## build 83
==> flow/design.v (excerpt) <==
module mul(
    input         mul_clk,
    input         resetn,
    input         mul_signed,
    input  [31:0] x,
    input  [31:0] y,
    input         de_to_ex_valid,
    input         ex_allowin,
    output [63:0] result
);
Size: ~55000 um^2 of cells after synthesis.
Settings: LEC_CHECK=0, CAP_MARGIN=20, CORE_MARGIN=2, CORE_UTILIZATION=65, MAX_ROUTING_LAYER=met4, SLEW_MARGIN=20; clock period 9.74 ns.
run.sh (not shown) runs the stock make flow with config.mk's settings and CLKGATE_MAP_FILE=.
diff inputs: build 83 => build 68
# build 83
export LEC_CHECK = 0
export CAP_MARGIN = 20
export CORE_MARGIN = 2
export CORE_UTILIZATION = 65
export MAX_ROUTING_LAYER = met4
export SLEW_MARGIN = 20
create_clock -name core_clock -period 9.74 [get_ports {mul_clk}]
# build 68
export LEC_CHECK = 0
export CAP_MARGIN = 20
export CELL_PAD_IN_SITES_GLOBAL_PLACEMENT = 2
export CORE_MARGIN = 2
export CORE_UTILIZATION = 40
export PLACE_DENSITY_LB_ADDON = 0.26
export SLEW_MARGIN = 20
export TNS_END_PERCENT = 20
create_clock -name core_clock -period 12.0 [get_ports {mul_clk}]
Notes after the runs:
- The wire length number comes out higher for build 68 vs build 83.
- Compared with build 83, build 68 shows a higher final worst setup slack.
- Min tapcell count across build 83 and build 68: build 83
- Placement-stage worst setup slack is lower on build 83
- Build 68 reports a lower number of buffers inserted by post-CTS setup repair than build 83 does.
- Against build 83, count of clock-buffer cells in the layout in build 68 rose by more than 10%.
- Delta (build 68 minus build 83): number of cells on the critical path moved down, area used by multi-input combinational logic -2.1%, initial DRC count went down.
The following lists how build 43 was set up differently from build 68:
# build 68
export LEC_CHECK = 0
export CAP_MARGIN = 20
export CELL_PAD_IN_SITES_GLOBAL_PLACEMENT = 2
export CORE_MARGIN = 2
export CORE_UTILIZATION = 40
export PLACE_DENSITY_LB_ADDON = 0.26
export SLEW_MARGIN = 20
export TNS_END_PERCENT = 20
create_clock -name core_clock -period 12.0 [get_ports {mul_clk}]
# build 43
export LEC_CHECK = 0
export CAP_MARGIN = 20
export CORE_MARGIN = 7
export CORE_UTILIZATION = 40
export CTS_CLUSTER_DIAMETER = 202
export GPL_ROUTABILITY_DRIVEN = 0
export GPL_TIMING_DRIVEN = 0
export PLACE_DENSITY_LB_ADDON = 0.18
export SLEW_MARGIN = 20
create_clock -name core_clock -period 15.7 [get_ports {mul_clk}]
==> comparison <==
Comparing build 43 and build 68, non-clock buffer count is lower on build 68.
Looking at initial antenna violation count, build 43 sits 28 higher than build 68 does.
For build 22, these inputs were changed with respect to build 43:
# build 43
export LEC_CHECK = 0
export CAP_MARGIN = 20
export CORE_MARGIN = 7
export CORE_UTILIZATION = 40
export CTS_CLUSTER_DIAMETER = 202
export GPL_ROUTABILITY_DRIVEN = 0
export GPL_TIMING_DRIVEN = 0
export PLACE_DENSITY_LB_ADDON = 0.18
export SLEW_MARGIN = 20
create_clock -name core_clock -period 15.7 [get_ports {mul_clk}]
# build 22
export LEC_CHECK = 0
export CAP_MARGIN = 20
export CORE_MARGIN = 2
export CORE_UTILIZATION = 72
export CTS_CLUSTER_DIAMETER = 94
export HOLD_SLACK_MARGIN = -0.08
export MAX_ROUTING_LAYER = met4
export SLEW_MARGIN = 20
export TNS_END_PERCENT = 40
create_clock -name core_clock -period 7.7 [get_ports {mul_clk}]
## What came out
Build 22 completed end to end; final checks failed (negative setup slack).
Build 22 ends up with a logic share of the area that is 1.3 points higher than in build 43.
Compared with build 43, build 22 ends up with a larger final cell area.
Reported for build 22 and build 43, max-slew violation count turned out identical to the last digit.
Across both runs, portion of the clock cycle consumed by the worst path in the final layout was higher for build 22 than for build 43.
Build 22 ended up with met4 as its highest layer used for signal routing; build 43 ended up with met5.
In the tables for build 22 and build 43, global-route usage reads lower with build 43.
Build 22 gives more non-clock buffer contribution to total cell area than build 43 did.
Die width went down by more than a quarter going from build 43 to build 22.
Build 22 vs build 43: non-clock buffer count in the final layout up by a few percent
In the flow results for build 22 and build 43, the depth of the critical timing path with buffers and inverters included is smaller on build 43.

========
JK:
Starting RTL as in the previous note.
export LEC_CHECK = 0
export ABC_AREA = 1
export CAP_MARGIN = 30
export CELL_PAD_IN_SITES_DETAIL_PLACEMENT = 1
export CELL_PAD_IN_SITES_GLOBAL_PLACEMENT = 3
export CORE_ASPECT_RATIO = 1.27
export CORE_MARGIN = 6
export CORE_UTILIZATION = 66
export CTS_CLUSTER_SIZE = 59
export GPL_ROUTABILITY_DRIVEN = 1
export GPL_TIMING_DRIVEN = 0
export HOLD_SLACK_MARGIN = 0.25
export MAX_ROUTING_LAYER = met4
export MIN_ROUTING_LAYER = met2
export PLACE_DENSITY_LB_ADDON = 0.04
export SETUP_SLACK_MARGIN = 1.65
export SLEW_MARGIN = 5
export TNS_END_PERCENT = 70
create_clock -name core_clock -period 7.25 [get_ports {mul_clk}]
JK failed in 3_1_place_gp_skip_io with FLW-0024.
Input-level comparison between MS and JK:
# JK
export LEC_CHECK = 0
export ABC_AREA = 1
export CAP_MARGIN = 30
export CELL_PAD_IN_SITES_DETAIL_PLACEMENT = 1
export CELL_PAD_IN_SITES_GLOBAL_PLACEMENT = 3
export CORE_ASPECT_RATIO = 1.27
export CORE_MARGIN = 6
export CORE_UTILIZATION = 66
export CTS_CLUSTER_SIZE = 59
export GPL_ROUTABILITY_DRIVEN = 1
export GPL_TIMING_DRIVEN = 0
export HOLD_SLACK_MARGIN = 0.25
export MAX_ROUTING_LAYER = met4
export MIN_ROUTING_LAYER = met2
export PLACE_DENSITY_LB_ADDON = 0.04
export SETUP_SLACK_MARGIN = 1.65
export SLEW_MARGIN = 5
export TNS_END_PERCENT = 70
create_clock -name core_clock -period 7.25 [get_ports {mul_clk}]
# MS
export LEC_CHECK = 0
export CAP_MARGIN = 20
export CORE_MARGIN = 2
export CORE_UTILIZATION = 57
export SETUP_SLACK_MARGIN = 2.21
export SLEW_MARGIN = 20
create_clock -name core_clock -period 8.27 [get_ports {mul_clk}]
- Among JK and MS, the run that stopped before the end is JK, and it is the only one.
- In MS the implementation completed, yet the final layout does not meet the checks, the culprit being negative setup slack.
- JK did not finish; the tool stopped in 3_1_place_gp_skip_io with error FLW-0024.
- Looking only at simple logic cell fraction of the synthesized area, and setting everything else aside, the lower value of MS and JK goes to MS.
- Compared with JK, MS shows a higher post-synthesis cell type count.
- MS against JK; synthesized instance count is down by more than 10%.
- Between MS and JK, the overall die height is higher for JK.
- In the flow results for MS and JK, the die area is larger on MS.
- Summary of the comparison: area fraction in full adders, half adders and majority gates is lower in MS, relative to JK.
- Cmp MS vs JK: post-synthesis instance area higher in MS
- Between JK and MS, the flow reports mean instance size in the synthesized netlist increasing by more than 10%.
- Relative to JK, the starting density of the core of MS is lower by 9.3 points.
- Chip area from the yosys synthesis statistics (lower): JK
Edits applied to the flow inputs when going from MS to AL:
# MS
export LEC_CHECK = 0
export CAP_MARGIN = 20
export CORE_MARGIN = 2
export CORE_UTILIZATION = 57
export SETUP_SLACK_MARGIN = 2.21
export SLEW_MARGIN = 20
create_clock -name core_clock -period 8.27 [get_ports {mul_clk}]
# AL
export LEC_CHECK = 0
export CAP_MARGIN = 20
export CORE_MARGIN = 2
export CORE_UTILIZATION = 40
export SLEW_MARGIN = 20
create_clock -name core_clock -period 11.7 [get_ports {mul_clk}]
[summary]
AL vs MS — worst hold slack rose 0.66 ns.
Run comparison: MS critical path capture point result[53]; AL critical path capture point result[61]
AL against MS: total routed wirelength fell by about 8%; depth of the critical timing path with buffers and inverters included dropped about 17%; amount of wire on met3 after detailed routing lost about 37%; final cell count has increased.
Overall die area: AL higher than MS
AL finished all stages; the layout is clean.
Area: AL vs MS -> AL smaller
> inputs changed (AL -> TR)
# AL
export LEC_CHECK = 0
export CAP_MARGIN = 20
export CORE_MARGIN = 2
export CORE_UTILIZATION = 40
export SLEW_MARGIN = 20
create_clock -name core_clock -period 11.7 [get_ports {mul_clk}]
# TR
export LEC_CHECK = 0
export CAP_MARGIN = 20
export CORE_MARGIN = 2
export CORE_UTILIZATION = 72
export HOLD_SLACK_MARGIN = -0.09
export MAX_ROUTING_LAYER = met4
export SETUP_SLACK_MARGIN = -0.4
export SLEW_MARGIN = 20
export TNS_END_PERCENT = 40
create_clock -name core_clock -period 6.62 [get_ports {mul_clk}]
Notes after the runs:
TR finished all stages; layout check result: FAIL, due to negative setup slack.
Min final routed wirelength across all metal layers across AL and TR: AL
Looking only at detailed-routing wirelength on met1, and setting everything else aside, the higher value of AL and TR goes to AL.
Final cell area: TR above AL

========
Starting RTL as in the previous note.
Design mul, start of the top module:
module mul(
    input         mul_clk,
    input         resetn,
    input         mul_signed,
    input  [31:0] x,
    input  [31:0] y,
    input         de_to_ex_valid,
    input         ex_allowin,
    output [63:0] result
);
==> flow/config.mk <==
export PLATFORM = sky130hd
export DESIGN_NAME = mul
export DESIGN_NICKNAME = mul
export VERILOG_FILES = /design/flow/design.v
export SDC_FILE = /design/flow/constraint.sdc
export NUM_CORES = 4
export LEC_CHECK = 0
export CAP_MARGIN = 20
export CORE_MARGIN = 2
export CORE_UTILIZATION = 72
export CTS_CLUSTER_DIAMETER = 30
export HOLD_SLACK_MARGIN = -0.08
export MAX_ROUTING_LAYER = met4
export PLACE_DENSITY = 0.41
export SETUP_SLACK_MARGIN = 1.9
export SLEW_MARGIN = 20
export TNS_END_PERCENT = 40
==> flow/constraint.sdc <==
create_clock -name core_clock -period 6.51 [get_ports {mul_clk}]
set_input_delay 1.3020 -clock core_clock [delete_from_list [all_inputs] [get_ports {mul_clk}]]
set_output_delay 1.3020 -clock core_clock [all_outputs]
set_load 0.01 [all_outputs]
The starting point finished but fails on setup timing.
Rerun with:
CORE_UTILIZATION = 40   (was 72)
CTS_CLUSTER_DIAMETER = not set   (was 30)
HOLD_SLACK_MARGIN = not set   (was -0.08)
MAX_ROUTING_LAYER = not set   (was met4)
PLACE_DENSITY = not set   (was 0.41)
SETUP_SLACK_MARGIN = 3.49   (was 1.9)
TNS_END_PERCENT = not set   (was 40)
clock period = 11.7 ns   (was 6.51 ns; I/O delays follow)
Outcome:
- With this change the flow finished clean
- worst hold slack gets better by 1.0 ns
- clock-buffer cell count decreases by 44
- global-route usage decreases by 22 points
- final area decreases by 2.7%
- die area increases by 79%
- synthesized area stays the same
- final cell count increases by 7.3%
- synthesized cell count does not change
Rerun with:
CORE_UTILIZATION = 72   (was 40)
CTS_CLUSTER_DIAMETER = 45   (was not set)
CTS_CLUSTER_SIZE = 72   (was not set)
PLACE_DENSITY_LB_ADDON = 0.01   (was not set)
SETUP_SLACK_MARGIN = 2.02   (was 3.49)
clock period = 7.82 ns   (was 11.7 ns; I/O delays follow)
With this change the flow completed, yet does not pass: setup timing. Flip-flop count is unchanged. Worst setup slack is worse by 2.8 ns. Wire length decreases slightly. Hold slack is worse by 0.77 ns. Die size decreases by well over a third. Critical path depth increases by 2. Area after synthesis is unchanged. Utilization increases by 39 points.
Rerun with:
CORE_UTILIZATION = 66   (was 72)
CTS_CLUSTER_DIAMETER = not set   (was 45)
CTS_CLUSTER_SIZE = not set   (was 72)
PLACE_DENSITY_LB_ADDON = not set   (was 0.01)
SETUP_SLACK_MARGIN = not set   (was 2.02)
clock period = 11.7 ns   (was 7.82 ns; I/O delays follow)
Now the flow completed with no timing, DRC or antenna violations; utilization is lower by 14 points; count of clock-buffer cells in the layout is higher by 2; worst setup slack improved by 1.8 ns; area after synthesis stays the same.

========
== job 7810 ==
Starting RTL as in the previous note.
export LEC_CHECK = 0
export ABC_AREA = 1
export CAP_MARGIN = 40
export CELL_PAD_IN_SITES_DETAIL_PLACEMENT = 1
export CELL_PAD_IN_SITES_GLOBAL_PLACEMENT = 3
export CORE_ASPECT_RATIO = 1.27
export CORE_MARGIN = 6
export CORE_UTILIZATION = 66
export CTS_CLUSTER_DIAMETER = 64
export CTS_CLUSTER_SIZE = 93
export GPL_ROUTABILITY_DRIVEN = 1
export GPL_TIMING_DRIVEN = 0
export HOLD_SLACK_MARGIN = 0.25
export MAX_ROUTING_LAYER = met5
export MIN_ROUTING_LAYER = met2
export PLACE_DENSITY_LB_ADDON = 0.04
export SETUP_SLACK_MARGIN = 1.23
export SLEW_MARGIN = 5
export TNS_END_PERCENT = 65
create_clock -name core_clock -period 7.25 [get_ports {mul_clk}]
Job 7810: aborted in global placement without I/O (tool error)
For job 5476, these inputs were changed with respect to job 7810:
- CTS_CLUSTER_DIAMETER removed (was 64)
- TNS_END_PERCENT removed (was 65)
- GPL_TIMING_DRIVEN removed (was 0)
- CORE_UTILIZATION changed from 66 to 68
- CTS_CLUSTER_SIZE removed (was 93)
- MIN_ROUTING_LAYER removed (was met2)
- ABC_AREA removed (was 1)
- CORE_ASPECT_RATIO removed (was 1.27)
- CAP_MARGIN changed from 40 to 20
- HOLD_SLACK_MARGIN removed (was 0.25)
- CELL_PAD_IN_SITES_DETAIL_PLACEMENT removed (was 1)
- CELL_PAD_IN_SITES_GLOBAL_PLACEMENT removed (was 3)
- MAX_ROUTING_LAYER changed from met5 to met4
- SLEW_MARGIN changed from 5 to 20
- SETUP_SLACK_MARGIN changed from 1.23 to 0.12
- GPL_ROUTABILITY_DRIVEN removed (was 1)
- CORE_MARGIN changed from 6 to 2
- PLACE_DENSITY_LB_ADDON removed (was 0.04)
- the clock period (ns, I/O delays scaled along) changed from 7.25 to 8.27
## What came out
Job 7810 did not finish: a tool error stopped it during global placement without I/O.
Job 5476 completed end to end; final checks failed (negative setup slack).
Full die area (higher): job 7810
Going from job 7810 to job 5476, the total cell area reported by yosys after synthesis was found to have gone up by about 1.8%.
Job 7810 → job 5476: gate count of the mapped netlist shows a reduction of about 10%; portion of netlist area occupied by mux cells has increased.
Of job 5476 and job 7810, job 7810 shows the lower netlist area before placement, with job 5476 above it.
The post-synthesis adder-cell area fraction of job 5476 is lower than that of job 7810.
## Diff of input files: job 4930 against job 5476
- setting TNS_END_PERCENT to 40 for the first time
- setting HOLD_SLACK_MARGIN to -0.08 for the first time
- setting PLACE_DENSITY to 0.41 for the first time
- setting CTS_CLUSTER_DIAMETER to 100 for the first time
- removing SETUP_SLACK_MARGIN (formerly 0.12)
- changing CORE_UTILIZATION from 68 to 72
- changing the clock period (ns, I/O delays scaled along) from 8.27 to 7.71
Findings:
- On total number of vias: job 4930 sits above job 5476.
- On overall routed net length, job 5476 and job 4930 are neck and neck.
- Per the comparison of job 4930 with job 5476, number of standard cells after synthesis stayed essentially flat, die size -4600 um^2, sequential share of layout area about even.
- Job 4930 finished every stage; the final checks, however, were not passed, the failures being negative setup slack.
- To summarise job 5476: no stage aborted, but the layout did not pass its checks, failing on negative setup slack.
The following lists how job 763 was set up differently from job 4930:
- HOLD_SLACK_MARGIN no longer set, was -0.08
- CTS_CLUSTER_DIAMETER no longer set, was 100
- PLACE_DENSITY no longer set, was 0.41
- TNS_END_PERCENT no longer set, was 40
- the clock period (ns, I/O delays scaled along) now 8.55, was 7.71
==> comparison <==
To summarise job 763: no stage aborted, but the layout did not pass its checks, failing on negative setup slack.
Job 4930 has a lower number of global-route vias before repair than job 763.
Comparing job 4930 and job 763, the lower first-pass GRT wire length was measured on job 4930.
Detail-routed via count per cell went up slightly going from job 4930 to job 763.
Summary of job 763 over job 4930: routed wire length up about 0.8%; via count flat; transition time at the pin with the least slew margin up 0.053 ns.
Input-level comparison between job 3673 and job 763:
- an added PLACE_DENSITY_LB_ADDON of 0.01
- a deleted MAX_ROUTING_LAYER that had been met4
- an added SETUP_SLACK_MARGIN of 2.02
- a change of the clock period (ns, I/O delays scaled along) from 8.55 to 7.99
==> results <==
- Job 3673 finished all stages; however, its layout fails the closing checks, the failures being negative setup slack.
- Job 763 → job 3673: overall global routing resource usage shrank by 0.26 points.
- Final total negative setup slack down 22.61 ns in job 3673 wrt job 763
Input-level comparison between job 2970 and job 3673:
- CTS_CLUSTER_SIZE now 72, previously not set
- CORE_ASPECT_RATIO now 0.72, previously not set
- CTS_CLUSTER_DIAMETER now 45, previously not set
- the clock period (ns, I/O delays scaled along) now 7.68, was 7.99
## What came out
- To summarise job 2970: no stage aborted, but the layout did not pass its checks, failing on negative setup slack.
- STATUS run=job 3673 STAGES=ALL_DONE FINAL_CHECKS=FAILED CAUSE=negative setup slack
- The final reports for job 2970 and job 3673 show worst setup margin lower in the former.
- Compared to job 3673, job 2970 has met3 track demand over resource in global routing 8.4 points higher.
- Final cell area: job 2970 above job 3673
